## design/flow/constraint.sdc

```tcl
create_clock -name core_clock -period 9.82 [get_ports {clock}]
set_input_delay 1.9640 -clock core_clock [delete_from_list [all_inputs] [get_ports {clock}]]
set_output_delay 1.9640 -clock core_clock [all_outputs]
set_load 0.01 [all_outputs]
```

## design/flow/design.v

```verilog
`default_nettype none
module BobTop (
	clock,
	reset,
	rx,
	runway_override,
	emergency_override,
	tx,
	framing_error,
	runway_active,
	emergency,
	receiving,
	sending
);
	input wire clock;
	input wire reset;
	input wire rx;
	input wire [1:0] runway_override;
	input wire emergency_override;
	output wire tx;
	output wire framing_error;
	output wire [1:0] runway_active;
	output wire emergency;
	output wire receiving;
	output wire sending;
	wire [7:0] uart_rx_data;
	wire [7:0] uart_tx_data;
	wire uart_rx_valid;
	wire uart_tx_ready;
	wire uart_tx_send;
	UartRX #(
		.CLK_HZ(25000000),
		.BAUD_RATE(115200)
	) receiver(
		.clock(clock),
		.reset(reset),
		.rx(rx),
		.data(uart_rx_data),
		.done(uart_rx_valid),
		.framing_error(framing_error),
		.receiving(receiving)
	);
	UartTX #(
		.CLK_HZ(25000000),
		.BAUD_RATE(115200)
	) transmitter(
		.clock(clock),
		.reset(reset),
		.send(uart_tx_send),
		.data(uart_tx_data),
		.tx(tx),
		.ready(uart_tx_ready),
		.sending(sending)
	);
	reg [1:0] ro_temp;
	reg [1:0] ro_sync;
	reg eo_temp;
	reg eo_sync;
	always @(posedge clock) begin
		ro_temp <= runway_override;
		eo_temp <= emergency_override;
		ro_sync <= ro_temp;
		eo_sync <= eo_temp;
	end
	Bob bobby(
		.clock(clock),
		.reset(reset),
		.uart_rx_data(uart_rx_data),
		.uart_rx_valid(uart_rx_valid),
		.uart_tx_data(uart_tx_data),
		.uart_tx_ready(uart_tx_ready),
		.uart_tx_send(uart_tx_send),
		.runway_active(runway_active),
		.runway_override(ro_sync),
		.emergency_out(emergency),
		.emergency_override(eo_sync)
	);
endmodule
module Bob (
	clock,
	reset,
	uart_rx_data,
	uart_rx_valid,
	runway_override,
	emergency_override,
	uart_tx_data,
	uart_tx_ready,
	uart_tx_send,
	runway_active,
	emergency_out
);
	input wire clock;
	input wire reset;
	input wire [7:0] uart_rx_data;
	input wire uart_rx_valid;
	input wire [1:0] runway_override;
	input wire emergency_override;
	output wire [7:0] uart_tx_data;
	input wire uart_tx_ready;
	output wire uart_tx_send;
	output wire [1:0] runway_active;
	output wire emergency_out;
	wire [7:0] uart_request;
	wire uart_rd_request;
	wire uart_empty;
	wire runway_id;
	wire lock;
	wire unlock;
	reg [3:0] cleared_id_to_lock;
	wire sel_takeoff_id_lock;
	wire [9:0] runway;
	wire queue_takeoff_plane;
	wire unqueue_takeoff_plane;
	wire [3:0] cleared_takeoff_id;
	wire takeoff_fifo_full;
	wire takeoff_fifo_empty;
	wire queue_landing_plane;
	wire unqueue_landing_plane;
	wire [3:0] cleared_landing_id;
	wire landing_fifo_full;
	wire landing_fifo_empty;
	wire send_hold;
	wire send_say_ag;
	wire send_divert;
	wire send_divert_landing;
	wire send_valid_id;
	wire send_invalid_id;
	wire [1:0] send_clear;
	reg [7:0] reply_to_send;
	wire send_reply;
	wire queue_reply;
	wire reply_fifo_full;
	wire reply_fifo_empty;
	reg emergency;
	wire set_emergency;
	wire unset_emergency;
	reg [3:0] emergency_id;
	FIFO #(
		.WIDTH(8),
		.DEPTH(4)
	) uart_requests(
		.clock(clock),
		.reset(reset),
		.data_in(uart_rx_data),
		.we(uart_rx_valid),
		.re(uart_rd_request),
		.data_out({uart_request[7-:4], uart_request[3-:3], uart_request[0]}),
		.full(),
		.empty(uart_empty)
	);
	FIFO #(
		.WIDTH(4),
		.DEPTH(8)
	) takeoff_fifo(
		.clock(clock),
		.reset(reset),
		.data_in(uart_request[7-:4]),
		.we(queue_takeoff_plane),
		.re(unqueue_takeoff_plane),
		.data_out(cleared_takeoff_id),
		.full(takeoff_fifo_full),
		.empty(takeoff_fifo_empty)
	);
	FIFO #(
		.WIDTH(4),
		.DEPTH(8)
	) landing_fifo(
		.clock(clock),
		.reset(reset),
		.data_in(uart_request[7-:4]),
		.we(queue_landing_plane),
		.re(unqueue_landing_plane),
		.data_out(cleared_landing_id),
		.full(landing_fifo_full),
		.empty(landing_fifo_empty)
	);
	wire [3:0] new_id;
	reg [3:0] id_in;
	wire sel_diverted_id;
	wire take_id;
	wire release_id;
	wire id_full;
	wire [15:0] all_id;
	always @(*)
		if (sel_diverted_id)
			id_in = cleared_landing_id;
		else
			id_in = uart_request[7-:4];
	AircraftIDManager id_manager(
		.clock(clock),
		.reset(reset),
		.id_in(id_in),
		.release_id(release_id),
		.take_id(take_id),
		.id_out(new_id),
		.all_id(all_id),
		.full(id_full)
	);
	ReadRequestFsm fsm(
		.emergency(emergency_out),
		.clock(clock),
		.reset(reset),
		.uart_empty(uart_empty),
		.uart_request(uart_request),
		.takeoff_fifo_full(takeoff_fifo_full),
		.landing_fifo_full(landing_fifo_full),
		.takeoff_fifo_empty(takeoff_fifo_empty),
		.landing_fifo_empty(landing_fifo_empty),
		.reply_fifo_full(reply_fifo_full),
		.runway_active(runway_active),
		.all_id(all_id),
		.id_full(id_full),
		.emergency_id(emergency_id),
		.runway(runway),
		.uart_rd_request(uart_rd_request),
		.queue_takeoff_plane(queue_takeoff_plane),
		.queue_landing_plane(queue_landing_plane),
		.unqueue_takeoff_plane(unqueue_takeoff_plane),
		.unqueue_landing_plane(unqueue_landing_plane),
		.send_clear(send_clear),
		.send_hold(send_hold),
		.send_say_ag(send_say_ag),
		.send_divert(send_divert),
		.send_divert_landing(send_divert_landing),
		.send_invalid_id(send_invalid_id),
		.send_valid_id(send_valid_id),
		.queue_reply(queue_reply),
		.lock(lock),
		.unlock(unlock),
		.runway_id(runway_id),
		.set_emergency(set_emergency),
		.unset_emergency(unset_emergency),
		.take_id(take_id),
		.release_id(release_id),
		.sel_takeoff_id_lock(sel_takeoff_id_lock),
		.sel_diverted_id(sel_diverted_id)
	);
	always @(posedge clock)
		if (reset)
			reply_to_send <= 0;
		else if (send_clear[0] ^ send_clear[1]) begin
			if (send_clear[0]) begin
				reply_to_send[7-:4] <= cleared_takeoff_id;
				reply_to_send[3-:3] <= 3'b011;
				reply_to_send[0] <= runway_id;
			end
			else if (send_clear[1]) begin
				reply_to_send[7-:4] <= cleared_landing_id;
				reply_to_send[3-:3] <= 3'b011;
				reply_to_send[0] <= runway_id;
			end
		end
		else if (send_hold) begin
			reply_to_send[7-:4] <= uart_request[7-:4];
			reply_to_send[3-:3] <= 3'b100;
			reply_to_send[0] <= 1'b0;
		end
		else if (send_say_ag) begin
			reply_to_send[7-:4] <= uart_request[7-:4];
			reply_to_send[3-:3] <= 3'b101;
			reply_to_send[0] <= 1'b0;
		end
		else if (send_divert) begin
			reply_to_send[7-:4] <= uart_request[7-:4];
			reply_to_send[3-:3] <= 3'b110;
			reply_to_send[0] <= 1'b0;
		end
		else if (send_divert_landing) begin
			reply_to_send[7-:4] <= cleared_landing_id;
			reply_to_send[3-:3] <= 3'b110;
			reply_to_send[0] <= 1'b0;
		end
		else if (send_invalid_id) begin
			reply_to_send[7-:4] <= 4'd0;
			reply_to_send[3-:3] <= 3'b111;
			reply_to_send[0] <= 1'b1;
		end
		else if (send_valid_id) begin
			reply_to_send[7-:4] <= new_id;
			reply_to_send[3-:3] <= 3'b111;
			reply_to_send[0] <= 1'b0;
		end
	FIFO #(
		.WIDTH(8),
		.DEPTH(4)
	) uart_replies(
		.clock(clock),
		.reset(reset),
		.data_in(reply_to_send),
		.we(queue_reply),
		.re(send_reply),
		.data_out(uart_tx_data),
		.full(reply_fifo_full),
		.empty(reply_fifo_empty)
	);
	SendReplyFsm reply_fsm(
		.clock(clock),
		.reset(reset),
		.uart_tx_ready(uart_tx_ready),
		.reply_fifo_empty(reply_fifo_empty),
		.send_reply(send_reply),
		.uart_tx_send(uart_tx_send)
	);
	always @(*)
		if (sel_takeoff_id_lock)
			cleared_id_to_lock = cleared_takeoff_id;
		else
			cleared_id_to_lock = cleared_landing_id;
	RunwayManager runway_manager(
		.clock(clock),
		.reset(reset),
		.plane_id_unlock(uart_request[7-:4]),
		.plane_id_lock(cleared_id_to_lock),
		.runway_id(runway_id),
		.lock(lock),
		.unlock(unlock),
		.runway_active(runway_active),
		.runway_override(runway_override),
		.runway(runway)
	);
	always @(posedge clock)
		if (reset) begin
			emergency_id <= 4'd0;
			emergency <= 1'b0;
		end
		else if (set_emergency) begin
			emergency_id <= uart_request[7-:4];
			emergency <= 1'b1;
		end
		else if (unset_emergency)
			emergency <= 1'b0;
	assign emergency_out = emergency | emergency_override;
endmodule
module ReadRequestFsm (
	clock,
	reset,
	uart_empty,
	uart_request,
	takeoff_fifo_full,
	landing_fifo_full,
	takeoff_fifo_empty,
	landing_fifo_empty,
	reply_fifo_full,
	runway_active,
	emergency,
	all_id,
	id_full,
	emergency_id,
	runway,
	uart_rd_request,
	queue_takeoff_plane,
	queue_landing_plane,
	unqueue_takeoff_plane,
	unqueue_landing_plane,
	send_clear,
	send_hold,
	send_say_ag,
	send_divert,
	send_divert_landing,
	send_invalid_id,
	send_valid_id,
	queue_reply,
	lock,
	unlock,
	runway_id,
	set_emergency,
	unset_emergency,
	take_id,
	release_id,
	sel_takeoff_id_lock,
	sel_diverted_id
);
	input wire clock;
	input wire reset;
	input wire uart_empty;
	input wire [7:0] uart_request;
	input wire takeoff_fifo_full;
	input wire landing_fifo_full;
	input wire takeoff_fifo_empty;
	input wire landing_fifo_empty;
	input wire reply_fifo_full;
	input wire [1:0] runway_active;
	input wire emergency;
	input wire [15:0] all_id;
	input wire id_full;
	input wire [3:0] emergency_id;
	input wire [9:0] runway;
	output reg uart_rd_request;
	output reg queue_takeoff_plane;
	output reg queue_landing_plane;
	output reg unqueue_takeoff_plane;
	output reg unqueue_landing_plane;
	output reg [1:0] send_clear;
	output reg send_hold;
	output reg send_say_ag;
	output reg send_divert;
	output reg send_divert_landing;
	output reg send_invalid_id;
	output reg send_valid_id;
	output reg queue_reply;
	output reg lock;
	output reg unlock;
	output reg runway_id;
	output reg set_emergency;
	output reg unset_emergency;
	output reg take_id;
	output reg release_id;
	output reg sel_takeoff_id_lock;
	output reg sel_diverted_id;
	wire [3:0] plane_id;
	wire [2:0] msg_type;
	wire [1:0] msg_action;
	reg takeoff_first;
	reg reverse_takeoff_first;
	assign plane_id = uart_request[7-:4];
	assign msg_type = uart_request[3-:3];
	assign msg_action = uart_request[0];
	reg [2:0] state;
	reg [2:0] next_state;
	always @(*) begin
		uart_rd_request = 1'b0;
		queue_takeoff_plane = 1'b0;
		queue_landing_plane = 1'b0;
		unqueue_takeoff_plane = 1'b0;
		unqueue_landing_plane = 1'b0;
		send_clear = 2'b00;
		send_hold = 1'b0;
		send_say_ag = 1'b0;
		send_divert = 1'b0;
		send_divert_landing = 1'b0;
		send_invalid_id = 1'b0;
		send_valid_id = 1'b0;
		queue_reply = 1'b0;
		lock = 1'b0;
		unlock = 1'b0;
		runway_id = 1'b0;
		set_emergency = 1'b0;
		unset_emergency = 1'b0;
		take_id = 1'b0;
		release_id = 1'b0;
		sel_takeoff_id_lock = 1'b0;
		sel_diverted_id = 1'b0;
		reverse_takeoff_first = 1'b0;
		next_state = 3'b000;
		case (state)
			3'b000:
				if (uart_empty) begin
					if (emergency) begin
						if (!landing_fifo_empty) begin
							next_state = 3'b110;
							unqueue_landing_plane = 1'b1;
						end
						else
							next_state = 3'b000;
					end
					else if (runway_active != 2'b11) begin
						if (!takeoff_fifo_empty && !landing_fifo_empty) begin
							if (takeoff_first) begin
								next_state = 3'b100;
								unqueue_takeoff_plane = 1'b1;
							end
							else begin
								next_state = 3'b101;
								unqueue_landing_plane = 1'b1;
							end
						end
						else if (!takeoff_fifo_empty) begin
							next_state = 3'b100;
							unqueue_takeoff_plane = 1'b1;
						end
						else if (!landing_fifo_empty) begin
							next_state = 3'b101;
							unqueue_landing_plane = 1'b1;
						end
						else
							next_state = 3'b000;
					end
					else
						next_state = 3'b000;
				end
				else begin
					next_state = 3'b001;
					uart_rd_request = 1'b1;
				end
			3'b001:
				if (msg_type == 3'b000) begin
					if (all_id[plane_id]) begin
						next_state = 3'b010;
						if (msg_action == 1'b0) begin
							if (takeoff_fifo_full) begin
								send_divert = 1'b1;
								release_id = 1'b1;
							end
							else begin
								queue_takeoff_plane = 1'b1;
								send_hold = 1'b1;
							end
						end
						else if (msg_action == 1'b1) begin
							if (landing_fifo_full || emergency) begin
								send_divert = 1'b1;
								release_id = 1'b1;
							end
							else begin
								queue_landing_plane = 1'b1;
								send_hold = 1'b1;
							end
						end
					end
					else
						next_state = 3'b011;
				end
				else if (msg_type == 3'b001) begin
					if (all_id[plane_id]) begin
						next_state = 3'b011;
						if (!msg_action) begin
							if ((runway[4-:4] == plane_id) && runway[0])
								release_id = 1'b1;
							unlock = 1'b1;
							runway_id = 1'b0;
						end
						else if (msg_action) begin
							if ((runway[9-:4] == plane_id) && runway[5])
								release_id = 1'b1;
							unlock = 1'b1;
							runway_id = 1'b1;
						end
					end
					else
						next_state = 3'b011;
				end
				else if (msg_type == 3'b010) begin
					if (msg_action == 1'b1) begin
						if (!landing_fifo_empty) begin
							next_state = 3'b110;
							unqueue_landing_plane = 1'b1;
						end
						else
							next_state = 3'b000;
						set_emergency = 1'b1;
					end
					else if (msg_action == 1'b0) begin
						next_state = 3'b011;
						if (emergency_id == plane_id)
							unset_emergency = 1'b1;
						release_id = 1'b1;
					end
				end
				else if (msg_type == 3'b111) begin
					next_state = 3'b010;
					if (id_full)
						send_invalid_id = 1'b1;
					else begin
						send_valid_id = 1'b1;
						take_id = 1'b1;
					end
				end
				else begin
					next_state = 3'b010;
					send_say_ag = 1'b1;
				end
			3'b010:
				if (reply_fifo_full)
					next_state = 3'b010;
				else begin
					next_state = 3'b011;
					queue_reply = 1'b1;
				end
			3'b011:
				if (emergency) begin
					if (!landing_fifo_empty) begin
						next_state = 3'b110;
						unqueue_landing_plane = 1'b1;
					end
					else
						next_state = 3'b000;
				end
				else if (runway_active != 2'b11) begin
					if (!takeoff_fifo_empty && !landing_fifo_empty) begin
						if (takeoff_first) begin
							next_state = 3'b100;
							unqueue_takeoff_plane = 1'b1;
							reverse_takeoff_first = 1'b1;
						end
						else begin
							next_state = 3'b101;
							unqueue_landing_plane = 1'b1;
							reverse_takeoff_first = 1'b1;
						end
					end
					else if (!takeoff_fifo_empty) begin
						next_state = 3'b100;
						unqueue_takeoff_plane = 1'b1;
					end
					else if (!landing_fifo_empty) begin
						next_state = 3'b101;
						unqueue_landing_plane = 1'b1;
					end
					else
						next_state = 3'b000;
				end
				else
					next_state = 3'b000;
			3'b100: begin
				next_state = 3'b111;
				sel_takeoff_id_lock = 1'b1;
				if (!runway_active[0]) begin
					runway_id = 1'b0;
					lock = 1'b1;
					send_clear = 2'b01;
				end
				else if (!runway_active[1]) begin
					runway_id = 1'b1;
					lock = 1'b1;
					send_clear = 2'b01;
				end
			end
			3'b101: begin
				next_state = 3'b111;
				if (!runway_active[0]) begin
					runway_id = 1'b0;
					lock = 1'b1;
					send_clear = 2'b10;
				end
				else if (!runway_active[1]) begin
					runway_id = 1'b1;
					lock = 1'b1;
					send_clear = 2'b10;
				end
			end
			3'b110: begin
				next_state = 3'b111;
				send_divert_landing = 1'b1;
				sel_diverted_id = 1'b1;
				release_id = 1'b1;
			end
			3'b111: begin
				next_state = 3'b000;
				queue_reply = 1'b1;
			end
			default: next_state = 3'b000;
		endcase
	end
	always @(posedge clock)
		if (reset)
			state <= 3'b000;
		else
			state <= next_state;
	always @(posedge clock)
		if (reset)
			takeoff_first <= 1'b0;
		else if (reverse_takeoff_first)
			takeoff_first <= ~takeoff_first;
endmodule
module SendReplyFsm (
	clock,
	reset,
	uart_tx_ready,
	reply_fifo_empty,
	send_reply,
	uart_tx_send
);
	input wire clock;
	input wire reset;
	input wire uart_tx_ready;
	input wire reply_fifo_empty;
	output reg send_reply;
	output reg uart_tx_send;
	reg state;
	reg next_state;
	always @(*) begin
		send_reply = 1'b0;
		uart_tx_send = 1'b0;
		case (state)
			1'd0:
				if (reply_fifo_empty || !uart_tx_ready)
					next_state = 1'd0;
				else begin
					next_state = 1'd1;
					send_reply = 1'b1;
				end
			1'd1: begin
				next_state = 1'd0;
				uart_tx_send = 1'b1;
			end
			default: next_state = 1'd0;
		endcase
	end
	always @(posedge clock)
		if (reset)
			state <= 1'd0;
		else
			state <= next_state;
endmodule
module FIFO (
	clock,
	reset,
	data_in,
	we,
	re,
	data_out,
	full,
	empty
);
	parameter signed [31:0] WIDTH = 8;
	parameter signed [31:0] DEPTH = 4;
	input wire clock;
	input wire reset;
	input wire [WIDTH - 1:0] data_in;
	input wire we;
	input wire re;
	output reg [WIDTH - 1:0] data_out;
	output wire full;
	output wire empty;
	reg [(DEPTH * WIDTH) - 1:0] queue;
	reg [$clog2(DEPTH):0] count;
	reg [$clog2(DEPTH) - 1:0] put_ptr;
	reg [$clog2(DEPTH) - 1:0] get_ptr;
	assign empty = count == 0;
	assign full = count == DEPTH;
	always @(posedge clock)
		if (reset) begin
			count <= 0;
			get_ptr <= 0;
			put_ptr <= 0;
			data_out <= 0;
		end
		else if ((re && !empty) && we) begin
			data_out <= queue[get_ptr * WIDTH+:WIDTH];
			get_ptr <= get_ptr + 1;
			queue[put_ptr * WIDTH+:WIDTH] <= data_in;
			put_ptr <= put_ptr + 1;
		end
		else if (re && !empty) begin
			data_out <= queue[get_ptr * WIDTH+:WIDTH];
			get_ptr <= get_ptr + 1;
			count <= count - 1;
		end
		else if (we && !full) begin
			queue[put_ptr * WIDTH+:WIDTH] <= data_in;
			put_ptr <= put_ptr + 1;
			count <= count + 1;
		end
endmodule
module RunwayManager (
	clock,
	reset,
	plane_id_unlock,
	plane_id_lock,
	runway_id,
	lock,
	unlock,
	runway_override,
	runway_active,
	runway
);
	input wire clock;
	input wire reset;
	input wire [3:0] plane_id_unlock;
	input wire [3:0] plane_id_lock;
	input wire runway_id;
	input wire lock;
	input wire unlock;
	input wire [1:0] runway_override;
	output wire [1:0] runway_active;
	output reg [9:0] runway;
	assign runway_active[0] = runway[0] | runway_override[0];
	assign runway_active[1] = runway[5] | runway_override[1];
	always @(posedge clock)
		if (reset)
			runway <= 1'sb0;
		else if (lock && !unlock) begin
			if (runway_id) begin
				runway[9-:4] <= plane_id_lock;
				runway[5] <= 1'b1;
			end
			else begin
				runway[4-:4] <= plane_id_lock;
				runway[0] <= 1'b1;
			end
		end
		else if (!lock && unlock) begin
			if (runway_id) begin
				if (plane_id_unlock == runway[9-:4])
					runway[5] <= 1'b0;
			end
			else if (plane_id_unlock == runway[4-:4])
				runway[0] <= 1'b0;
		end
endmodule
module AircraftIDManager (
	clock,
	reset,
	id_in,
	release_id,
	take_id,
	id_out,
	all_id,
	full
);
	input wire clock;
	input wire reset;
	input wire [3:0] id_in;
	input wire release_id;
	input wire take_id;
	output wire [3:0] id_out;
	output wire [15:0] all_id;
	output wire full;
	reg [15:0] taken_id;
	reg [3:0] id_avail;
	assign all_id = taken_id;
	assign id_out = id_avail;
	assign full = taken_id == 16'hffff;
	always @(*) begin
		id_avail = 4'd0;
		case (1'b0)
			taken_id[0]: id_avail = 4'd0;
			taken_id[1]: id_avail = 4'd1;
			taken_id[2]: id_avail = 4'd2;
			taken_id[3]: id_avail = 4'd3;
			taken_id[4]: id_avail = 4'd4;
			taken_id[5]: id_avail = 4'd5;
			taken_id[6]: id_avail = 4'd6;
			taken_id[7]: id_avail = 4'd7;
			taken_id[8]: id_avail = 4'd8;
			taken_id[9]: id_avail = 4'd9;
			taken_id[10]: id_avail = 4'd10;
			taken_id[11]: id_avail = 4'd11;
			taken_id[12]: id_avail = 4'd12;
			taken_id[13]: id_avail = 4'd13;
			taken_id[14]: id_avail = 4'd14;
			taken_id[15]: id_avail = 4'd15;
			default: id_avail = 4'd0;
		endcase
	end
	always @(posedge clock)
		if (reset)
			taken_id <= 1'sb0;
		else if (release_id)
			taken_id[id_in] <= 1'b0;
		else if (take_id && !full)
			taken_id[id_avail] <= 1'b1;
endmodule
`default_nettype none
module UartRX (
	clock,
	reset,
	rx,
	data,
	done,
	framing_error,
	receiving
);
	parameter signed [31:0] CLK_HZ = 25000000;
	parameter signed [31:0] BAUD_RATE = 115200;
	input wire clock;
	input wire reset;
	input wire rx;
	output reg [7:0] data;
	output wire done;
	output wire framing_error;
	output wire receiving;
	wire start;
	wire tick;
	BaudRateGenerator #(
		.CLK_HZ(CLK_HZ),
		.BAUD_RATE(BAUD_RATE)
	) conductor(
		.clock(clock),
		.reset(reset),
		.start_rx(start),
		.start_tx(1'b0),
		.tick(tick)
	);
	wire collect_data;
	wire en_data_counter;
	wire clear_data_counter;
	reg [3:0] data_counter;
	wire done_data;
	always @(posedge clock)
		if (reset)
			data <= 1'sb0;
		else if (collect_data && tick) begin
			data <= data >> 1;
			data[7] <= rx;
		end
	assign done_data = data_counter == 4'd8;
	always @(posedge clock)
		if (reset || clear_data_counter)
			data_counter <= 1'sb0;
		else if (en_data_counter && tick)
			data_counter <= data_counter + 1'b1;
	UartRXFsm fsm(
		.clock(clock),
		.reset(reset),
		.tick(tick),
		.rx(rx),
		.done_data(done_data),
		.start(start),
		.collect_data(collect_data),
		.en_data_counter(en_data_counter),
		.clear_data_counter(clear_data_counter),
		.framing_error(framing_error),
		.done(done),
		.receiving(receiving)
	);
endmodule
module UartRXFsm (
	clock,
	reset,
	tick,
	rx,
	done_data,
	start,
	collect_data,
	en_data_counter,
	clear_data_counter,
	framing_error,
	done,
	receiving
);
	input wire clock;
	input wire reset;
	input wire tick;
	input wire rx;
	input wire done_data;
	output reg start;
	output reg collect_data;
	output reg en_data_counter;
	output reg clear_data_counter;
	output reg framing_error;
	output reg done;
	output reg receiving;
	reg [1:0] state;
	reg [1:0] next_state;
	always @(*) begin
		start = 1'b0;
		collect_data = 1'b0;
		en_data_counter = 1'b0;
		clear_data_counter = 1'b0;
		framing_error = 1'b0;
		done = 1'b0;
		receiving = 1'b0;
		next_state = 2'd0;
		case (state)
			2'd0:
				if (!rx) begin
					next_state = 2'd1;
					start = 1'b1;
				end
				else
					next_state = 2'd0;
			2'd1:
				if (tick && rx)
					next_state = 2'd0;
				else if (tick && !rx)
					next_state = 2'd2;
				else
					next_state = 2'd1;
			2'd2: begin
				if (tick && !done_data) begin
					next_state = 2'd2;
					collect_data = 1'b1;
					en_data_counter = 1'b1;
				end
				else if (tick && done_data) begin
					if (!rx) begin
						next_state = 2'd3;
						framing_error = 1'b1;
					end
					else begin
						next_state = 2'd0;
						clear_data_counter = 1'b1;
						done = 1'b1;
					end
				end
				else
					next_state = 2'd2;
				receiving = 1'b1;
			end
			2'd3: begin
				if (tick && rx) begin
					next_state = 2'd0;
					clear_data_counter = 1'b1;
				end
				else if (tick && !rx)
					next_state = 2'd3;
				framing_error = 1'b1;
			end
			default: next_state = 2'd0;
		endcase
	end
	always @(posedge clock)
		if (reset)
			state <= 2'd0;
		else
			state <= next_state;
endmodule
`default_nettype none
module UartTX (
	clock,
	reset,
	send,
	data,
	tx,
	ready,
	sending
);
	parameter signed [31:0] CLK_HZ = 25000000;
	parameter signed [31:0] BAUD_RATE = 115200;
	input wire clock;
	input wire reset;
	input wire send;
	input wire [7:0] data;
	output reg tx;
	output wire ready;
	output wire sending;
	wire start;
	wire tick;
	BaudRateGenerator #(
		.CLK_HZ(CLK_HZ),
		.BAUD_RATE(BAUD_RATE)
	) conductor(
		.clock(clock),
		.reset(reset),
		.start_rx(1'b0),
		.start_tx(start),
		.tick(tick)
	);
	wire en_data_counter;
	reg [3:0] data_counter;
	wire done_data;
	wire clear_data_counter;
	assign done_data = data_counter == 4'd8;
	always @(posedge clock)
		if (reset || clear_data_counter)
			data_counter <= 1'sb0;
		else if (en_data_counter && tick)
			data_counter <= data_counter + 1;
	reg [7:0] saved_data;
	reg data_bit;
	wire send_data;
	always @(posedge clock)
		if (reset)
			saved_data <= 1'sb0;
		else if (start)
			saved_data <= data;
		else if (send_data && tick)
			saved_data <= saved_data >> 1;
	always @(posedge clock)
		if (reset || start)
			data_bit <= 1'b0;
		else if (send_data && tick)
			data_bit <= saved_data[0];
	wire send_start_bit;
	wire send_stop_bit;
	always @(posedge clock)
		if (reset)
			tx <= 1'b1;
		else if (send_start_bit)
			tx <= 1'b0;
		else if (send_data)
			tx <= data_bit;
		else if (send_stop_bit)
			tx <= 1'b1;
		else
			tx <= 1'b1;
	UartTXFsm fsm(
		.clock(clock),
		.reset(reset),
		.send(send),
		.tick(tick),
		.done_data(done_data),
		.start(start),
		.send_start_bit(send_start_bit),
		.send_data(send_data),
		.send_stop_bit(send_stop_bit),
		.en_data_counter(en_data_counter),
		.clear_data_counter(clear_data_counter),
		.ready(ready),
		.sending(sending)
	);
endmodule
module UartTXFsm (
	clock,
	reset,
	send,
	tick,
	done_data,
	start,
	send_start_bit,
	send_data,
	send_stop_bit,
	en_data_counter,
	clear_data_counter,
	ready,
	sending
);
	input wire clock;
	input wire reset;
	input wire send;
	input wire tick;
	input wire done_data;
	output reg start;
	output reg send_start_bit;
	output reg send_data;
	output reg send_stop_bit;
	output reg en_data_counter;
	output reg clear_data_counter;
	output reg ready;
	output reg sending;
	reg [1:0] state;
	reg [1:0] next_state;
	always @(*) begin
		start = 1'b0;
		send_start_bit = 1'b0;
		send_data = 1'b0;
		send_stop_bit = 1'b0;
		en_data_counter = 1'b0;
		clear_data_counter = 1'b0;
		ready = 1'b0;
		sending = 1'b0;
		next_state = 2'd0;
		case (state)
			2'd0:
				if (send) begin
					next_state = 2'd1;
					start = 1'b1;
					send_start_bit = 1'b1;
				end
				else begin
					next_state = 2'd0;
					ready = 1'b1;
				end
			2'd1: begin
				if (tick) begin
					next_state = 2'd2;
					send_data = 1'b1;
					en_data_counter = 1'b1;
				end
				else begin
					next_state = 2'd1;
					send_start_bit = 1'b1;
				end
				sending = 1'b1;
			end
			2'd2: begin
				if (tick && done_data) begin
					next_state = 2'd3;
					send_stop_bit = 1'b1;
					clear_data_counter = 1'b1;
				end
				else begin
					next_state = 2'd2;
					send_data = 1'b1;
					en_data_counter = 1'b1;
				end
				sending = 1'b1;
			end
			2'd3: begin
				if (tick) begin
					next_state = 2'd0;
					ready = 1'b1;
				end
				else begin
					next_state = 2'd3;
					send_stop_bit = 1'b1;
				end
				sending = 1'b1;
			end
			default: next_state = 2'd0;
		endcase
	end
	always @(posedge clock)
		if (reset)
			state <= 2'd0;
		else
			state <= next_state;
endmodule
`default_nettype none
module BaudRateGenerator (
	clock,
	reset,
	start_rx,
	start_tx,
	tick
);
	parameter signed [31:0] CLK_HZ = 25000000;
	parameter signed [31:0] BAUD_RATE = 115200;
	input wire clock;
	input wire reset;
	input wire start_rx;
	input wire start_tx;
	output wire tick;
	parameter signed [31:0] DIVISOR = CLK_HZ / BAUD_RATE;
	reg [$clog2(DIVISOR) + 1:0] clockCount;
	assign tick = clockCount == DIVISOR;
	always @(posedge clock)
		if (reset | tick)
			clockCount <= 1'sb0;
		else if (start_rx)
			clockCount <= DIVISOR / 2;
		else if (start_tx)
			clockCount <= 1'sb0;
		else
			clockCount <= clockCount + 1'b1;
endmodule
```

## design/flow/run.sh

```bash
#!/bin/bash
# the make line also repeats each setting of config.mk as NAME=value (left out here)
make -C /OpenROAD-flow-scripts/flow DESIGN_CONFIG=/design/flow/config.mk WORK_HOME=/design/flow/orfs CLKGATE_MAP_FILE= finish
```

## design/flow/config.mk

```make
export PLATFORM = sky130hd
export DESIGN_NAME = BobTop
export DESIGN_NICKNAME = BobTop
export VERILOG_FILES = /design/flow/design.v
export SDC_FILE = /design/flow/constraint.sdc
export NUM_CORES = 4
export LEC_CHECK = 0
export ABC_AREA = 1
export CAP_MARGIN = 0
export CORE_ASPECT_RATIO = 0.89
export CORE_MARGIN = 2
export CORE_UTILIZATION = 72
export CTS_CLUSTER_SIZE = 14
export PLACE_DENSITY_LB_ADDON = 0.02
export SETUP_SLACK_MARGIN = 2.87
export SLEW_MARGIN = 20
```

==> results.py, run 1 <==
# Metrics from the implementation run
metrics = {
    "yosys": {
        "top_cells_by_count": "o21ai_0 (287), inv_1 (274), nand2_1 (247)",
        "logic_family": "AND-OR/OR-AND gates",
        "adder_share_pct": 3.898,
        "async_flop_share_pct": 0,
        "xor_area_share_pct": 1.505,
        "mux_area_share_pct": 0.06579,
        "ys_warn_count": 13,
        "yosysChipArea_um2": 15210,
        "simple_gate_share_pct": 16.84,
        "netlist_area_um2": 15210,
        "synth_cell_types": 51,
        "ys_cells": 1897,
        "synth-seq-cells": 295,
        "aoi_share_pct": 21.33,
        "synth_nets": 1948,
        "synth-edff-count": 128,
        "synth_top_cell_by_area": "edfxtp_1",
        "avgSynthCellArea_um2": 8.020,
        "ys_seq_share_pct": 47.24,
        "syn-instance-count": 1897,
        "yosys.cell_count.top_type": "o21ai_0",
        "yosys_most_used_dff": "dfxtp_1",
        "area_leaders": "edfxtp_1 (25%), dfxtp_1 (22%), o21ai_0 (9.4%), inv_1 (6.8%), nand2_1 (6.1%)",
        "synth.top_cell.area_share_pct": 25.27,
    },
    "pwr": {
        "power_mw": 3.265,
        "power_leader": "registers",
        "seq_power_mw": 1.51,
        "power.net_switching_mw": 1.019,
        "power.density_nw_per_um2": 198.9,
        "pwr-share-clk_pct": 33.3,
        "powerComb_mw": 0.666,
        "combPwrFrac_pct": 20.4,
        "swShare_pct": 31.22,
        "p_int_mw": 2.245,
        "leakage_nw": 6.149,
        "powerClk_mw": 1.09,
        "peakVddDrop_mv": 0.1603,
        "seq_power_share_pct": 46.3,
    },
    "job": {
        "warnings": 46,
        "maxCapViolCount": 0,
    },
    "global_route": {
        "overflow": 0,
        "grt_use_total_pct": 33.21,
        "grt_pass1_wl_um": 60380,
        "grt_pass1_vias": 12400,
        "antenna_found_initial": 0,
        "grt_max_degree": 64,
    },
    "setup_path": {
        "crit_path_start_kind": "input port",
        "rr_worst_depth": 15,
        "critPathRequiredTime_ns": 7.86,
        "cp.depth": 3,
        "r2r-start": "bobby.landing_fifo.count[1]",
        "worst-path-buf-inv": 2,
        "critPathArrivalTime_ns": 3.26,
        "end_kind": "output port",
        "crit_fanout": 7,
        "endpoint": "framing_error",
        "cpMaxStageDelayCell": "clkdlybuf4s50_1",
        "cpPeakStageDelay_ns": 0.55,
        "path_common_cell": "clkdlybuf4s50_1",
        "crit_family": "buffers and inverters",
        "crit_start": "rx",
        "r2r_end": "bobby.takeoff_fifo.count[3]",
        "crit_chain": "clkdlybuf4s50_1, o21ai_0, clkdlybuf4s50_1",
        "crit_type": "input port to output port",
        "r2r_slack_ns": 6.61,
    },
    "placement": {
        "post-dp-hpwl_um": 25870,
        "portBuffers": 12,
        "post_dp_cell_area_um2": 15480,
        "routabilityCongestion": 0.9226,
    },
    "drt": {
        "wl_met1_um": 15960,
        "topRoutingLayerUsed": "met4",
        "wl_per_cell_um": 16.86,
        "wl_met2_um": 16700,
        "route.met3.wl_um": 3073,
        "wirelength_um": 36850,
        "drtIter0Drc": 1554,
        "first_pass_iters": 6,
        "viasPerCell": 6.106,
        "vias": 13350,
        "n_antenna_cell": 0,
        "ant_nets": 0,
        "drcViolationCount": 0,
    },
    "clocking": {
        "holdBufCountCts": 0,
        "worstSkewPairLatency_ns": 0.55,
        "root_buffer": "clkbuf_16",
        "cts.sinks": 295,
        "cts_tree": "built",
        "cts_resized": 0,
        "ctsLongestPathBuffers": 3,
        "htreeDepth": 1,
        "cts_buffers": 29,
        "post-cts-setup-buffer-count": 0,
        "path_clk_slew_ns": 0.06,
    },
    "sta": {
        "whs_ns": 0.3272,
        "rsz0062_at_grt": "no",
        "tightest_slew_ns": 0.7487,
        "slew_violations": 0,
        "fmax_mhz": 191.5,
        "period_minus_slack_ns": 5.222,
        "setup_tns_ns": 0,
        "skew_ns": 0.01920,
        "max_slew_margin_pct": 49.43,
        "setup_viol": 0,
        "post-route-period-util_pct": 53.18,
        "finalHoldViolCount": 0,
    },
    "cells_and_area": {
        "nFillCells": 1505,
        "postLayoutCellArea_um2": 16410,
        "layout.nets": 1932,
        "logic_area_um2": 6648,
        "synthToLayoutAreaGrowth_pct": 7.879,
        "register_area_um2": 7187,
    },
    "hold_path": {
        "hp-class": "flip-flop to flip-flop",
        "hold_start": "ro_temp[1]",
        "hold_depth": 0,
        "worstHoldEndpoint": "ro_sync[1]",
    },
    "status": {
        "outcome": "complete, no violations",
    },
    "floorplan": {
        "io_pins": 13,
        "std_cell_rows": 50,
        "core_um2": 20900,
        "die_y_um": 141.1,
        "fp_util_pct": 72.81,
        "dieArea_um2": 22310,
        "die_x_um": 158.1,
    },
}
## routing by layer
metal	GRT usage [%]	vias to the layer above
met3	5.257	103
met1	47.33	6155
met4	10.34	0
li1	-	6482
met5	0	-
met2	52.47	608
## through the flow
stage,std cells,worst slack [ns],util (%)
detailed placement,2136,4.611,74.11
global route,2186,4.533,78.54
floorplan,1897,5.589,-
CTS,2186,4.611,78.54
finish,2186,4.598,78.54
global placement,2136,4.648,74.11
## cell type report
type                    instances  share of cell area [%]
flip-flops and latches        295                   43.79
multi-input cells            1242                   40.50
inverters                     291                   6.686
clock buffers                  45                   5.497
well taps                     286                   2.180
repair buffers                 22                   1.189
clock inverters                 5                  0.1525
==> run 2, diff against run 1 <==
- ABC_AREA: 1 -> default
- CAP_MARGIN: 0 -> 20
- CORE_ASPECT_RATIO: 0.89 -> default
- CORE_UTILIZATION: 72 -> 58
- CTS_CLUSTER_SIZE: 14 -> default
- PLACE_DENSITY_LB_ADDON: 0.02 -> default
- SETUP_SLACK_MARGIN: 2.87 -> default
- clock period: 9.82 -> 29.7 ns (I/O delays scaled with it)
==> results.py, run 2 <==
# Metrics from the implementation run
metrics = {
    "sta": {
        "skew_ns": 0.01036,
        "post-route-period-util_pct": 45.72,
        "tightest_slew_ns": 1.082,
        "finalHoldViolCount": 0,
        "period_minus_slack_ns": 13.58,
        "setup_tns_ns": 0,
        "slew_violations": 0,
        "setup_viol": 0,
        "fin_ws_ns": 16.12,
        "max_slew_margin_pct": 27.32,
        "rsz0062_at_grt": "no",
        "fmax_mhz": 73.65,
    },
    "yosys": {
        "synth.top_cell.area_share_pct": 25.72,
        "ys_seq_share_pct": 48.10,
        "logic_family": "simple AND/OR/NAND/NOR gates",
        "synth_top_cell_by_area": "edfxtp_1",
        "synth_cell_types": 69,
        "mux_area_share_pct": 10.17,
        "xor_area_share_pct": 3.994,
        "aoi_share_pct": 13.27,
        "area_leaders": "edfxtp_1 (26%), dfxtp_1 (22%), mux4_2 (5.1%), mux2i_1 (4.2%), nor2_1 (3.8%)",
        "avgSynthCellArea_um2": 10.10,
        "adder_share_pct": 3.969,
        "async_flop_share_pct": 0,
        "top_cells_by_count": "dfxtp_1 (167), nor2_1 (153), nand2_1 (138)",
        "synth-edff-count": 128,
        "syn-instance-count": 1480,
        "ys_cells": 1480,
        "simple_gate_share_pct": 15.76,
        "synth-seq-cells": 295,
        "netlist_area_um2": 14940,
        "yosys.cell_count.top_type": "dfxtp_1",
        "ys_warn_count": 13,
        "yosys_most_used_dff": "dfxtp_1",
        "yosysChipArea_um2": 14940,
        "synth_nets": 1531,
    },
    "pwr": {
        "pwr-share-clk_pct": 30.0,
        "seq_power_share_pct": 39.2,
        "power_leader": "registers",
        "p_int_mw": 0.9011,
        "combPwrFrac_pct": 30.8,
        "seq_power_mw": 0.542,
        "power.density_nw_per_um2": 83.80,
        "peakVddDrop_mv": 0.05968,
        "powerComb_mw": 0.426,
        "powerClk_mw": 0.414,
        "power.net_switching_mw": 0.4809,
        "swShare_pct": 34.80,
        "leakage_nw": 6.161,
    },
    "clocking": {
        "post-cts-setup-buffer-count": 0,
        "cts.sinks": 295,
        "cts_buffers": 36,
        "holdBufCountCts": 0,
        "root_buffer": "clkbuf_16",
        "path_clk_slew_ns": 0.05,
        "worstSkewPairLatency_ns": 0.51,
        "cts_resized": 0,
        "cts_tree": "built",
        "ctsLongestPathBuffers": 3,
        "htreeDepth": 2,
    },
    "setup_path": {
        "r2r-start": "bobby.fsm.state[3]",
        "crit_path_start_kind": "input port",
        "endpoint": "framing_error",
        "worst-path-buf-inv": 2,
        "crit_family": "buffers and inverters",
        "r2r_end": "bobby.uart_requests.count[2]",
        "critPathArrivalTime_ns": 7.64,
        "r2r_slack_ns": 26.19,
        "rr_worst_depth": 9,
        "crit_type": "input port to output port",
        "cpMaxStageDelayCell": "clkdlybuf4s50_1",
        "cp.depth": 4,
        "crit_fanout": 9,
        "crit_start": "rx",
        "cpPeakStageDelay_ns": 0.55,
        "end_kind": "output port",
        "critPathRequiredTime_ns": 23.76,
        "path_common_cell": "clkdlybuf4s50_1",
        "crit_chain": "clkdlybuf4s50_1, nor4_1, a21o_1, clkdlybuf4s50_1",
    },
    "placement": {
        "post_dp_cell_area_um2": 15340,
        "portBuffers": 12,
        "routabilityCongestion": 0.9034,
        "post-dp-hpwl_um": 22500,
        "pre_cts_ws_ns": 16.10,
    },
    "job": {
        "warnings": 48,
        "maxCapViolCount": 0,
    },
    "floorplan": {
        "die_x_um": 164.5,
        "io_pins": 13,
        "core_um2": 25250,
        "std_cell_rows": 58,
        "fp_util_pct": 59.17,
        "dieArea_um2": 27060,
        "die_y_um": 164.5,
    },
    "global_route": {
        "grt_pass1_wl_um": 55320,
        "grt_use_total_pct": 25.41,
        "antenna_found_initial": 0,
        "grt_max_degree": 83,
        "overflow": 0,
        "grt_pass1_vias": 10660,
    },
    "status": {
        "outcome": "complete, no violations",
    },
    "drt": {
        "ant_nets": 0,
        "wirelength_um": 33390,
        "n_antenna_cell": 0,
        "drtIter0Drc": 825,
        "vias": 10890,
        "viasPerCell": 5.927,
        "first_pass_iters": 5,
        "wl_per_cell_um": 18.18,
        "drcViolationCount": 0,
    },
    "hold_path": {
        "hold_depth": 0,
        "hold_start": "eo_temp",
        "worstHoldEndpoint": "eo_sync",
        "hp-class": "flip-flop to flip-flop",
    },
    "cells_and_area": {
        "layout.nets": 1530,
        "synthToLayoutAreaGrowth_pct": 10.36,
        "postLayoutCellArea_um2": 16490,
    },
}
[run 2: metrics by stage]
step	hold WS (ns)	instances	utilization [%]	total power [mW]
floorplan	0.3096	1480	-	0.8610
global placement	0.3117	1771	60.73	0.9624
detailed placement	0.3121	1771	60.75	0.9700
CTS	0.3255	1837	65.22	1.388
global route	0.3351	1837	65.30	1.461
finish	0.3253	1837	65.30	1.382
[run 2: final cells by class]
class / instances / area, µm²
tap: 330 / 412.9
timing repair buffer: 26 / 222.7
inverter: 117 / 439.2
clock inverter: 12 / 88.84
multi-input combinational: 1003 / 7101
clock buffer: 54 / 1040
fill: 2057 / 8763
sequential: 295 / 7187
[run 2: routing by layer]
metal,track usage (%),part of all wire [%],vias to the layer above
met1,37.68,48,5238
li1,-,-,5358
met5,0,0,-
met3,3.089,4.9,45
met4,6.206,1.7,0
met2,39.88,45,247
==> run 3, diff against run 2 <==
- ABC_AREA: default -> 0
- CELL_PAD_IN_SITES_DETAIL_PLACEMENT: default -> 0
- CELL_PAD_IN_SITES_GLOBAL_PLACEMENT: default -> 0
- CORE_MARGIN: 2 -> 4
- CORE_UTILIZATION: 58 -> 39
- CTS_CLUSTER_DIAMETER: default -> 359
- GPL_TIMING_DRIVEN: default -> 1
- HOLD_SLACK_MARGIN: default -> 0.21
- MAX_ROUTING_LAYER: default -> met5
- PLACE_DENSITY_LB_ADDON: default -> 0.19
- SETUP_SLACK_MARGIN: default -> 1.33
- TNS_END_PERCENT: default -> 30
- clock period: 29.7 -> 14.4 ns (I/O delays scaled with it)
==> results.py, run 3 <==
# Metrics from the implementation run
metrics = {
    "placement": {
        "post-dp-hpwl_um": 23360,
        "routabilityCongestion": 0.8335,
        "portBuffers": 12,
    },
    "clocking": {
        "cts_tree": "built",
        "ctsLongestPathBuffers": 3,
        "cts.sinks": 295,
        "holdBufCountCts": 0,
        "cts_buffers": 35,
        "root_buffer": "clkbuf_16",
        "htreeDepth": 2,
        "cts_resized": 0,
        "post-cts-setup-buffer-count": 0,
        "worstSkewPairLatency_ns": 0.52,
        "path_clk_slew_ns": 0.05,
    },
    "sta": {
        "finalHoldViolCount": 0,
        "period_minus_slack_ns": 7.397,
        "tightest_slew_ns": 1.046,
        "post-route-period-util_pct": 51.37,
        "setup_tns_ns": 0,
        "max_slew_margin_pct": 29.72,
        "rsz0062_at_grt": "no",
        "whs_ns": 0.3266,
        "skew_ns": 0.02503,
        "fmax_mhz": 135.2,
        "setup_viol": 0,
        "slew_violations": 0,
    },
    "setup_path": {
        "cp.depth": 4,
        "crit_chain": "clkdlybuf4s50_1, nor4_1, a21o_1, clkdlybuf4s50_1",
        "r2r_slack_ns": 10.78,
        "rr_worst_depth": 9,
        "crit_start": "rx",
        "r2r_end": "bobby.uart_requests.count[2]",
        "cpPeakStageDelay_ns": 0.54,
        "endpoint": "framing_error",
        "crit_fanout": 9,
        "critPathArrivalTime_ns": 4.52,
        "crit_type": "input port to output port",
        "r2r-start": "bobby.fsm.state[3]",
        "worst-path-buf-inv": 2,
        "cpMaxStageDelayCell": "clkdlybuf4s50_1",
        "crit_family": "buffers and inverters",
        "crit_path_start_kind": "input port",
        "end_kind": "output port",
        "critPathRequiredTime_ns": 11.52,
        "path_common_cell": "clkdlybuf4s50_1",
    },
    "global_route": {
        "use_met2_pct": 27.07,
        "grt_pass1_wl_um": 57600,
        "grt_pass1_vias": 10820,
        "overflow": 0,
        "busiest_layer": "met2",
        "grt_use_total_pct": 16.73,
        "met3_usage_pct": 2.703,
        "grt_max_degree": 72,
        "antenna_found_initial": 0,
        "grtUsageMet1_pct": 23.75,
    },
    "cells_and_area": {
        "synthToLayoutAreaGrowth_pct": 12.02,
        "layout.nets": 1530,
    },
    "yosys": {
        "async_flop_share_pct": 0,
        "top_cells_by_count": "dfxtp_1 (167), nor2_1 (153), nand2_1 (138)",
        "yosys_most_used_dff": "dfxtp_1",
        "ys_seq_share_pct": 48.10,
        "netlist_area_um2": 14940,
        "area_leaders": "edfxtp_1 (26%), dfxtp_1 (22%), mux4_2 (5.1%), mux2i_1 (4.2%), nor2_1 (3.8%)",
        "logic_family": "simple AND/OR/NAND/NOR gates",
        "yosysChipArea_um2": 14940,
        "synth-edff-count": 128,
        "syn-instance-count": 1480,
        "synth_top_cell_by_area": "edfxtp_1",
        "synth.top_cell.area_share_pct": 25.72,
        "yosys.cell_count.top_type": "dfxtp_1",
        "adder_share_pct": 3.969,
        "ys_warn_count": 13,
        "synth_nets": 1531,
        "avgSynthCellArea_um2": 10.10,
        "xor_area_share_pct": 3.994,
        "synth_cell_types": 69,
        "aoi_share_pct": 13.27,
        "simple_gate_share_pct": 15.76,
        "synth-seq-cells": 295,
        "ys_cells": 1480,
        "mux_area_share_pct": 10.17,
    },
    "hold_path": {
        "hp-class": "flip-flop to flip-flop",
        "worstHoldEndpoint": "eo_sync",
        "hold_start": "eo_temp",
        "hold_depth": 0,
    },
    "pwr": {
        "combPwrFrac_pct": 30.6,
        "peakVddDrop_mv": 0.06989,
        "power_leader": "registers",
        "seq_power_share_pct": 39.0,
        "leakage_nw": 6.179,
        "pwr-share-clk_pct": 30.4,
        "seq_power_mw": 1.12,
        "powerClk_mw": 0.874,
        "swShare_pct": 34.99,
        "power.density_nw_per_um2": 171.9,
        "powerComb_mw": 0.880,
        "p_int_mw": 1.870,
        "power.net_switching_mw": 1.007,
    },
    "floorplan": {
        "core_um2": 37760,
        "dieArea_um2": 41510,
        "die_x_um": 203.7,
        "fp_util_pct": 39.58,
        "die_y_um": 203.7,
        "io_pins": 13,
        "std_cell_rows": 71,
    },
    "drt": {
        "first_pass_iters": 5,
        "wl_per_cell_um": 17.19,
        "wirelength_um": 34650,
        "drtIter0Drc": 760,
        "viasPerCell": 5.388,
        "n_antenna_cell": 0,
        "drcViolationCount": 0,
        "ant_nets": 0,
        "vias": 10860,
    },
    "status": {
        "outcome": "complete, no violations",
    },
    "job": {
        "warnings": 46,
        "maxCapViolCount": 0,
    },
}
==> run 3: cell type report <==
class | count | area (µm²)
fillers | 3599 | 21020
flip-flops and latches | 295 | 7187
multi-input cells | 1003 | 7106
clock buffers | 46 | 968.4
well taps | 511 | 639.4
inverters | 117 | 439.2
repair buffers | 27 | 230.2
clock inverters | 17 | 168.9
==> run 3: per-stage QoR <==
step | power (mW) | utilization (%) | area, µm² | cells | setup WS [ns]
after global routing | 3.056 | 44.33 | 16740 | 2016 | 6.892
final | 2.877 | 44.33 | 16740 | 2016 | 7.003
after detailed placement | 2.016 | 41.26 | 15580 | 1953 | 6.985
after global placement | 1.995 | 41.24 | 15570 | 1953 | 6.997
after CTS | 2.904 | 44.27 | 16710 | 2016 | 6.999
after floorplan | 1.776 | - | 14940 | 1480 | 7.961
==> run 3: per-layer routing <==
layer	share of wire (%)	routed length, µm
met1	48	16800
met2	46	15780
met3	4.2	1449
met4	1.8	621
met5	0	0
==> run 4, diff against run 3 <==
- ABC_AREA: 0 -> default
- CELL_PAD_IN_SITES_DETAIL_PLACEMENT: 0 -> default
- CELL_PAD_IN_SITES_GLOBAL_PLACEMENT: 0 -> default
- CORE_MARGIN: 4 -> 2
- CORE_UTILIZATION: 39 -> 72
- CTS_CLUSTER_DIAMETER: 359 -> default
- CTS_CLUSTER_SIZE: default -> 22
- GPL_TIMING_DRIVEN: 1 -> default
- HOLD_SLACK_MARGIN: 0.21 -> default
- MAX_ROUTING_LAYER: met5 -> default
- PLACE_DENSITY_LB_ADDON: 0.19 -> 0.01
- SETUP_SLACK_MARGIN: 1.33 -> 3.21
- TNS_END_PERCENT: 30 -> default
- clock period: 14.4 -> 11.3 ns (I/O delays scaled with it)
==> results.py, run 4 <==
# Metrics from the implementation run
metrics = {
    "status": {
        "outcome": "complete, no violations",
    },
    "setup_path": {
        "cp.depth": 4,
        "rr_worst_depth": 9,
        "end_kind": "output port",
        "r2r-start": "bobby.fsm.state[4]",
        "critPathArrivalTime_ns": 3.92,
        "cpMaxStageDelayCell": "clkdlybuf4s50_1",
        "crit_start": "rx",
        "crit_chain": "clkdlybuf4s50_1, nor4_1, a21o_1, clkdlybuf4s50_1",
        "critPathRequiredTime_ns": 9.04,
        "cpPeakStageDelay_ns": 0.54,
        "crit_fanout": 9,
        "path_common_cell": "clkdlybuf4s50_1",
        "endpoint": "framing_error",
        "crit_family": "buffers and inverters",
        "crit_type": "input port to output port",
        "r2r_slack_ns": 7.74,
        "r2r_end": "bobby.uart_requests.count[2]",
        "worst-path-buf-inv": 2,
        "crit_path_start_kind": "input port",
    },
    "pwr": {
        "power.net_switching_mw": 1.285,
        "power_leader": "registers",
        "powerComb_mw": 1.14,
        "leakage_nw": 6.126,
        "powerClk_mw": 1.02,
        "combPwrFrac_pct": 31.7,
        "power.density_nw_per_um2": 219.9,
        "pwr-share-clk_pct": 28.5,
        "seq_power_share_pct": 39.8,
        "seq_power_mw": 1.43,
        "peakVddDrop_mv": 0.1484,
        "swShare_pct": 35.80,
        "p_int_mw": 2.305,
    },
    "cells_and_area": {
        "fin_cells": 1766,
        "synthToLayoutAreaGrowth_pct": 9.244,
        "nFillCells": 1283,
        "layout.nets": 1523,
        "fin_util_pct": 80.42,
    },
    "sta": {
        "finalHoldViolCount": 0,
        "slew_violations": 0,
        "period_minus_slack_ns": 6.182,
        "setup_tns_ns": 0,
        "skew_ns": 0.01345,
        "setup_viol": 0,
        "max_slew_margin_pct": 22.48,
        "fmax_mhz": 161.8,
        "rsz0062_at_grt": "no",
        "post-route-period-util_pct": 54.70,
        "tightest_slew_ns": 1.154,
    },
    "clocking": {
        "path_clk_slew_ns": 0.06,
        "cts_buffers": 30,
        "cts.sinks": 295,
        "root_buffer": "clkbuf_16",
        "post-cts-setup-buffer-count": 0,
        "cts_tree": "built",
        "ctsLongestPathBuffers": 3,
        "htreeDepth": 1,
        "worstSkewPairLatency_ns": 0.56,
        "cts_resized": 0,
        "holdBufCountCts": 0,
    },
    "placement": {
        "routabilityCongestion": 0.9182,
        "place_inst": 1710,
        "portBuffers": 12,
        "post-dp-hpwl_um": 22280,
    },
    "yosys": {
        "yosysChipArea_um2": 14940,
        "logic_family": "simple AND/OR/NAND/NOR gates",
        "synth.top_cell.area_share_pct": 25.72,
        "ys_seq_share_pct": 48.10,
        "syn-instance-count": 1480,
        "xor_area_share_pct": 3.994,
        "synth_nets": 1531,
        "synth-edff-count": 128,
        "yosys.cell_count.top_type": "dfxtp_1",
        "top_cells_by_count": "dfxtp_1 (167), nor2_1 (153), nand2_1 (138)",
        "netlist_area_um2": 14940,
        "mux_area_share_pct": 10.17,
        "adder_share_pct": 3.969,
        "yosys_most_used_dff": "dfxtp_1",
        "synth-seq-cells": 295,
        "aoi_share_pct": 13.27,
        "ys_cells": 1480,
        "synth_top_cell_by_area": "edfxtp_1",
        "simple_gate_share_pct": 15.76,
        "ys_warn_count": 13,
        "synth_cell_types": 69,
        "async_flop_share_pct": 0,
        "avgSynthCellArea_um2": 10.10,
        "area_leaders": "edfxtp_1 (26%), dfxtp_1 (22%), mux4_2 (5.1%), mux2i_1 (4.2%), nor2_1 (3.8%)",
    },
    "global_route": {
        "grt_use_total_pct": 30.91,
        "antenna_found_initial": 0,
        "overflow": 0,
        "grt_pass1_wl_um": 55770,
        "grt_pass1_vias": 11170,
        "grt_max_degree": 67,
    },
    "floorplan": {
        "io_pins": 13,
        "dieArea_um2": 21920,
        "fp_util_pct": 73.61,
        "std_cell_rows": 52,
        "die_y_um": 148.1,
        "die_x_um": 148.1,
        "core_um2": 20300,
    },
    "drt": {
        "vias": 11320,
        "ant_nets": 0,
        "viasPerCell": 6.411,
        "drcViolationCount": 0,
        "drtIter0Drc": 971,
        "wirelength_um": 33730,
        "wl_per_cell_um": 19.10,
        "first_pass_iters": 5,
        "n_antenna_cell": 0,
    },
    "job": {
        "maxCapViolCount": 0,
        "warnings": 46,
    },
    "hold_path": {
        "hold_start": "ro_temp[1]",
        "worstHoldEndpoint": "ro_sync[1]",
        "hp-class": "flip-flop to flip-flop",
        "hold_depth": 0,
    },
}
==> run 4: metal layers <==
layer,track usage (%),up-vias,routed length [µm]
li1,-,5320,-
met1,41.43,5464,14000
met2,52.20,461,16520
met3,4.387,77,2258
met4,10.57,0,952
met5,0,-,0
==> run 4: area by class of cell <==
| cell class | instances | area [µm²] | share of cell area (%) |
|---|---|---|---|
| multi-input combinational | 1003 | 7093 | 43.45 |
| timing repair buffer | 25 | 215.2 | 1.318 |
| tap | 270 | 337.8 | 2.069 |
| clock buffer | 38 | 905.9 | 5.549 |
| inverter | 117 | 439.2 | 2.690 |
| clock inverter | 18 | 146.4 | 0.8968 |
| sequential | 295 | 7187 | 44.03 |
==> run 4: through the flow <==
step / hold WS [ns] / power, mW / setup slack (ns) / cell area (µm²)
final: 0.3373 / 3.590 / 5.118 / 16320
after global routing: 0.3532 / 3.758 / 5.001 / 16320
after CTS: 0.3367 / 3.585 / 5.117 / 16310
after detailed placement: 0.3150 / 2.546 / 5.120 / 15260
after global placement: 0.3148 / 2.498 / 5.160 / 15250
after floorplan: 0.3096 / 2.263 / 5.649 / 14940
==> run 5, diff against run 4 <==
- ABC_AREA: default -> 1
- CAP_MARGIN: 20 -> 35
- CORE_ASPECT_RATIO: default -> 1.26
- CTS_CLUSTER_DIAMETER: default -> 151
- CTS_CLUSTER_SIZE: 22 -> 10
- HOLD_SLACK_MARGIN: default -> 0.29
- PLACE_DENSITY_LB_ADDON: 0.01 -> 0.2
- SETUP_SLACK_MARGIN: 3.21 -> 2.91
- clock period: 11.3 -> 9.82 ns (I/O delays scaled with it)
==> results.py, run 5 <==
# Metrics from the implementation run
metrics = {
    "status": {
        "outcome": "complete, no violations",
    },
    "cells_and_area": {
        "register_area_um2": 7187,
        "fin_cells": 2181,
        "logic_area_um2": 6648,
        "synthToLayoutAreaGrowth_pct": 8.282,
        "layout.nets": 1938,
        "postLayoutCellArea_um2": 16470,
        "fin_util_pct": 79.70,
        "nFillCells": 1407,
    },
    "hold_path": {
        "hold_start": "eo_temp",
        "hold_depth": 0,
        "hp-class": "flip-flop to flip-flop",
        "worstHoldEndpoint": "eo_sync",
    },
    "yosys": {
        "synth-edff-count": 128,
        "avgSynthCellArea_um2": 8.020,
        "adder_share_pct": 3.898,
        "aoi_share_pct": 21.33,
        "synth-seq-cells": 295,
        "top_cells_by_count": "o21ai_0 (287), inv_1 (274), nand2_1 (247)",
        "ys_warn_count": 13,
        "area_leaders": "edfxtp_1 (25%), dfxtp_1 (22%), o21ai_0 (9.4%), inv_1 (6.8%), nand2_1 (6.1%)",
        "synth_top_cell_by_area": "edfxtp_1",
        "logic_family": "AND-OR/OR-AND gates",
        "ys_seq_share_pct": 47.24,
        "netlist_area_um2": 15210,
        "synth.top_cell.area_share_pct": 25.27,
        "async_flop_share_pct": 0,
        "synth_cell_types": 51,
        "synth_nets": 1948,
        "yosys_most_used_dff": "dfxtp_1",
        "yosys.cell_count.top_type": "o21ai_0",
        "syn-instance-count": 1897,
        "yosysChipArea_um2": 15210,
        "mux_area_share_pct": 0.06579,
        "simple_gate_share_pct": 16.84,
        "ys_cells": 1897,
        "xor_area_share_pct": 1.505,
    },
    "setup_path": {
        "r2r_slack_ns": 6.71,
        "critPathArrivalTime_ns": 3.25,
        "crit_start": "rx",
        "cp.depth": 3,
        "crit_fanout": 7,
        "crit_type": "input port to output port",
        "critPathRequiredTime_ns": 7.86,
        "end_kind": "output port",
        "worst-path-buf-inv": 2,
        "r2r-start": "bobby.landing_fifo.count[1]",
        "cpPeakStageDelay_ns": 0.56,
        "rr_worst_depth": 15,
        "crit_chain": "clkdlybuf4s50_1, o21ai_0, clkdlybuf4s50_1",
        "path_common_cell": "clkdlybuf4s50_1",
        "r2r_end": "bobby.takeoff_fifo.count[3]",
        "crit_path_start_kind": "input port",
        "crit_family": "buffers and inverters",
        "cpMaxStageDelayCell": "clkdlybuf4s50_1",
        "endpoint": "framing_error",
    },
    "pwr": {
        "power_leader": "registers",
        "power_mw": 3.348,
        "powerClk_mw": 1.17,
        "pwr-share-clk_pct": 34.9,
        "power.net_switching_mw": 1.037,
        "leakage_nw": 6.168,
        "combPwrFrac_pct": 19.9,
        "peakVddDrop_mv": 0.1942,
        "power.density_nw_per_um2": 203.3,
        "swShare_pct": 30.97,
        "seq_power_share_pct": 45.2,
        "p_int_mw": 2.311,
        "seq_power_mw": 1.51,
        "powerComb_mw": 0.667,
    },
    "placement": {
        "post_dp_cell_area_um2": 15470,
        "portBuffers": 12,
        "post-dp-hpwl_um": 25230,
        "place_inst": 2124,
        "pre_cts_ws_ns": 4.620,
        "routabilityCongestion": 1.007,
    },
    "global_route": {
        "grt_pass1_vias": 12830,
        "antenna_found_initial": 0,
        "grt_use_total_pct": 33.58,
        "overflow": 0,
        "grt_pass1_wl_um": 61690,
        "grt_max_degree": 97,
    },
    "sta": {
        "fmax_mhz": 191.7,
        "skew_ns": 0.01548,
        "rsz0062_at_grt": "no",
        "setup_tns_ns": 0,
        "tightest_slew_ns": 0.9135,
        "fin_ws_ns": 4.604,
        "slew_violations": 0,
        "max_slew_margin_pct": 39.10,
        "whs_ns": 0.3250,
        "finalHoldViolCount": 0,
        "setup_viol": 0,
        "post-route-period-util_pct": 53.12,
        "period_minus_slack_ns": 5.216,
    },
    "clocking": {
        "worstSkewPairLatency_ns": 0.51,
        "path_clk_slew_ns": 0.05,
        "cts_tree": "built",
        "post-cts-setup-buffer-count": 0,
        "cts_buffers": 35,
        "cts.sinks": 295,
        "cts_resized": 0,
        "htreeDepth": 2,
        "root_buffer": "clkbuf_16",
        "ctsLongestPathBuffers": 3,
        "holdBufCountCts": 0,
    },
    "floorplan": {
        "io_pins": 13,
        "std_cell_rows": 59,
        "dieArea_um2": 22320,
        "fp_util_pct": 73.60,
        "die_y_um": 167.2,
        "die_x_um": 133.5,
        "core_um2": 20670,
    },
    "drt": {
        "drtIter0Drc": 1367,
        "wl_per_cell_um": 17.05,
        "ant_nets": 0,
        "viasPerCell": 6.185,
        "wirelength_um": 37190,
        "drcViolationCount": 0,
        "n_antenna_cell": 0,
        "first_pass_iters": 6,
        "vias": 13490,
    },
    "job": {
        "warnings": 46,
        "maxCapViolCount": 0,
    },
}
==> run 5: cell type report <==
cell class	count	share of cell area (%)
Sequential cell	295	43.63
Clock buffer	56	6.053
Timing Repair Buffer	22	1.185
Multi-Input combinational cell	1242	40.35
Tap cell	274	2.081
Inverter	291	6.661
Clock inverter	1	0.03798
==> run 5: layer usage <==
metal	track usage, %	routed length, µm
met1	41.72	14410
met2	58.81	18360
met3	5.147	2845
met4	13.27	1573
met5	0	0
==> run 6, diff against run 5 <==
- CAP_MARGIN: 35 -> 0
- CORE_ASPECT_RATIO: 1.26 -> 0.89
- CTS_CLUSTER_DIAMETER: 151 -> 218
- CTS_CLUSTER_SIZE: 10 -> 14
- HOLD_SLACK_MARGIN: 0.29 -> default
- PLACE_DENSITY_LB_ADDON: 0.2 -> 0.02
- SETUP_SLACK_MARGIN: 2.91 -> 2.86
- SLEW_MARGIN: 20 -> 5
==> results.py, run 6 <==
# Metrics from the implementation run
metrics = {
    "setup_path": {
        "crit_chain": "clkdlybuf4s50_1, o21ai_0, clkdlybuf4s50_1",
        "end_kind": "output port",
        "crit_path_start_kind": "input port",
        "cp.depth": 3,
        "endpoint": "framing_error",
        "cpPeakStageDelay_ns": 0.55,
        "r2r-start": "bobby.landing_fifo.count[1]",
        "crit_family": "buffers and inverters",
        "crit_type": "input port to output port",
        "worst-path-buf-inv": 2,
        "r2r_slack_ns": 6.59,
        "r2r_end": "bobby.takeoff_fifo.count[3]",
        "path_common_cell": "clkdlybuf4s50_1",
        "crit_fanout": 7,
        "cpMaxStageDelayCell": "clkdlybuf4s50_1",
        "rr_worst_depth": 15,
        "crit_start": "rx",
        "critPathRequiredTime_ns": 7.86,
        "critPathArrivalTime_ns": 3.26,
    },
    "sta": {
        "fmax_mhz": 191.3,
        "finalHoldViolCount": 0,
        "post-route-period-util_pct": 53.22,
        "rsz0062_at_grt": "no",
        "max_slew_margin_pct": 49.97,
        "setup_viol": 0,
        "whs_ns": 0.3221,
        "fin_ws_ns": 4.594,
        "period_minus_slack_ns": 5.226,
        "skew_ns": 0.01850,
        "setup_tns_ns": 0,
        "tightest_slew_ns": 0.7408,
        "slew_violations": 0,
    },
    "drt": {
        "vias": 13290,
        "wirelength_um": 36920,
        "first_pass_iters": 6,
        "drcViolationCount": 0,
        "n_antenna_cell": 0,
        "viasPerCell": 6.100,
        "wl_per_cell_um": 16.95,
        "drtIter0Drc": 1619,
        "ant_nets": 0,
    },
    "cells_and_area": {
        "fin_util_pct": 77.49,
        "synthToLayoutAreaGrowth_pct": 6.432,
        "layout.nets": 1928,
    },
    "floorplan": {
        "io_pins": 13,
        "std_cell_rows": 50,
        "dieArea_um2": 22310,
        "core_um2": 20900,
        "die_x_um": 158.1,
        "die_y_um": 141.1,
        "fp_util_pct": 72.81,
    },
    "hold_path": {
        "hold_depth": 0,
        "hp-class": "flip-flop to flip-flop",
        "worstHoldEndpoint": "eo_sync",
        "hold_start": "eo_temp",
    },
    "pwr": {
        "powerClk_mw": 0.915,
        "swShare_pct": 32.34,
        "combPwrFrac_pct": 21.6,
        "peakVddDrop_mv": 0.1622,
        "power_mw": 3.095,
        "power.density_nw_per_um2": 191.2,
        "seq_power_share_pct": 48.8,
        "powerComb_mw": 0.669,
        "p_int_mw": 2.094,
        "leakage_nw": 6.022,
        "seq_power_mw": 1.51,
        "power_leader": "registers",
        "power.net_switching_mw": 1.001,
        "pwr-share-clk_pct": 29.5,
    },
    "yosys": {
        "synth_cell_types": 51,
        "top_cells_by_count": "o21ai_0 (287), inv_1 (274), nand2_1 (247)",
        "xor_area_share_pct": 1.505,
        "yosys.cell_count.top_type": "o21ai_0",
        "adder_share_pct": 3.898,
        "logic_family": "AND-OR/OR-AND gates",
        "synth.top_cell.area_share_pct": 25.27,
        "avgSynthCellArea_um2": 8.020,
        "async_flop_share_pct": 0,
        "simple_gate_share_pct": 16.84,
        "ys_cells": 1897,
        "synth_nets": 1948,
        "synth_top_cell_by_area": "edfxtp_1",
        "yosys_most_used_dff": "dfxtp_1",
        "mux_area_share_pct": 0.06579,
        "ys_seq_share_pct": 47.24,
        "aoi_share_pct": 21.33,
        "syn-instance-count": 1897,
        "synth-seq-cells": 295,
        "yosysChipArea_um2": 15210,
        "netlist_area_um2": 15210,
        "ys_warn_count": 13,
        "synth-edff-count": 128,
        "area_leaders": "edfxtp_1 (25%), dfxtp_1 (22%), o21ai_0 (9.4%), inv_1 (6.8%), nand2_1 (6.1%)",
    },
    "global_route": {
        "use_met2_pct": 51.56,
        "antenna_found_initial": 0,
        "grt_pass1_wl_um": 60670,
        "grt_use_total_pct": 33.50,
        "grt_pass1_vias": 12500,
        "met3_usage_pct": 6.394,
        "grt_max_degree": 64,
        "overflow": 0,
        "busiest_layer": "met2",
        "grtUsageMet1_pct": 47.43,
    },
    "job": {
        "warnings": 46,
        "maxCapViolCount": 0,
    },
    "clocking": {
        "path_clk_slew_ns": 0.07,
        "worstSkewPairLatency_ns": 0.54,
        "cts_tree": "built",
        "htreeDepth": 1,
        "holdBufCountCts": 0,
        "cts_buffers": 25,
        "ctsLongestPathBuffers": 3,
        "cts_resized": 0,
        "post-cts-setup-buffer-count": 0,
        "cts.sinks": 295,
        "root_buffer": "clkbuf_16",
    },
    "placement": {
        "portBuffers": 12,
        "pre_cts_ws_ns": 4.611,
        "routabilityCongestion": 0.9226,
        "post-dp-hpwl_um": 25870,
    },
    "status": {
        "outcome": "complete, no violations",
    },
}
==> run 6: layout make-up <==
cell class	count	area (µm²)
sequential	295	7187
multi-input combinational	1242	6648
fill	1571	4703
inverter	291	1097
clock buffer	40	681.9
tap	286	357.8
timing repair buffer	22	195.2
clock inverter	2	25.02
==> run 6: per-layer routing <==
layer / vias up / routed length [µm]
li1: 6471 / -
met1: 6089 / 15780
met2: 615 / 16370
met3: 111 / 3448
met4: 0 / 1316
met5: - / 0
==> run 6: metrics by stage <==
stage	cells	cell area (µm²)
detailed placement	2136	15480
CTS	2178	16190
finish	2178	16190
global placement	2136	15480
global route	2178	16190
floorplan	1897	15210
No activity file was given, so power comes from the tool's default toggle rates.
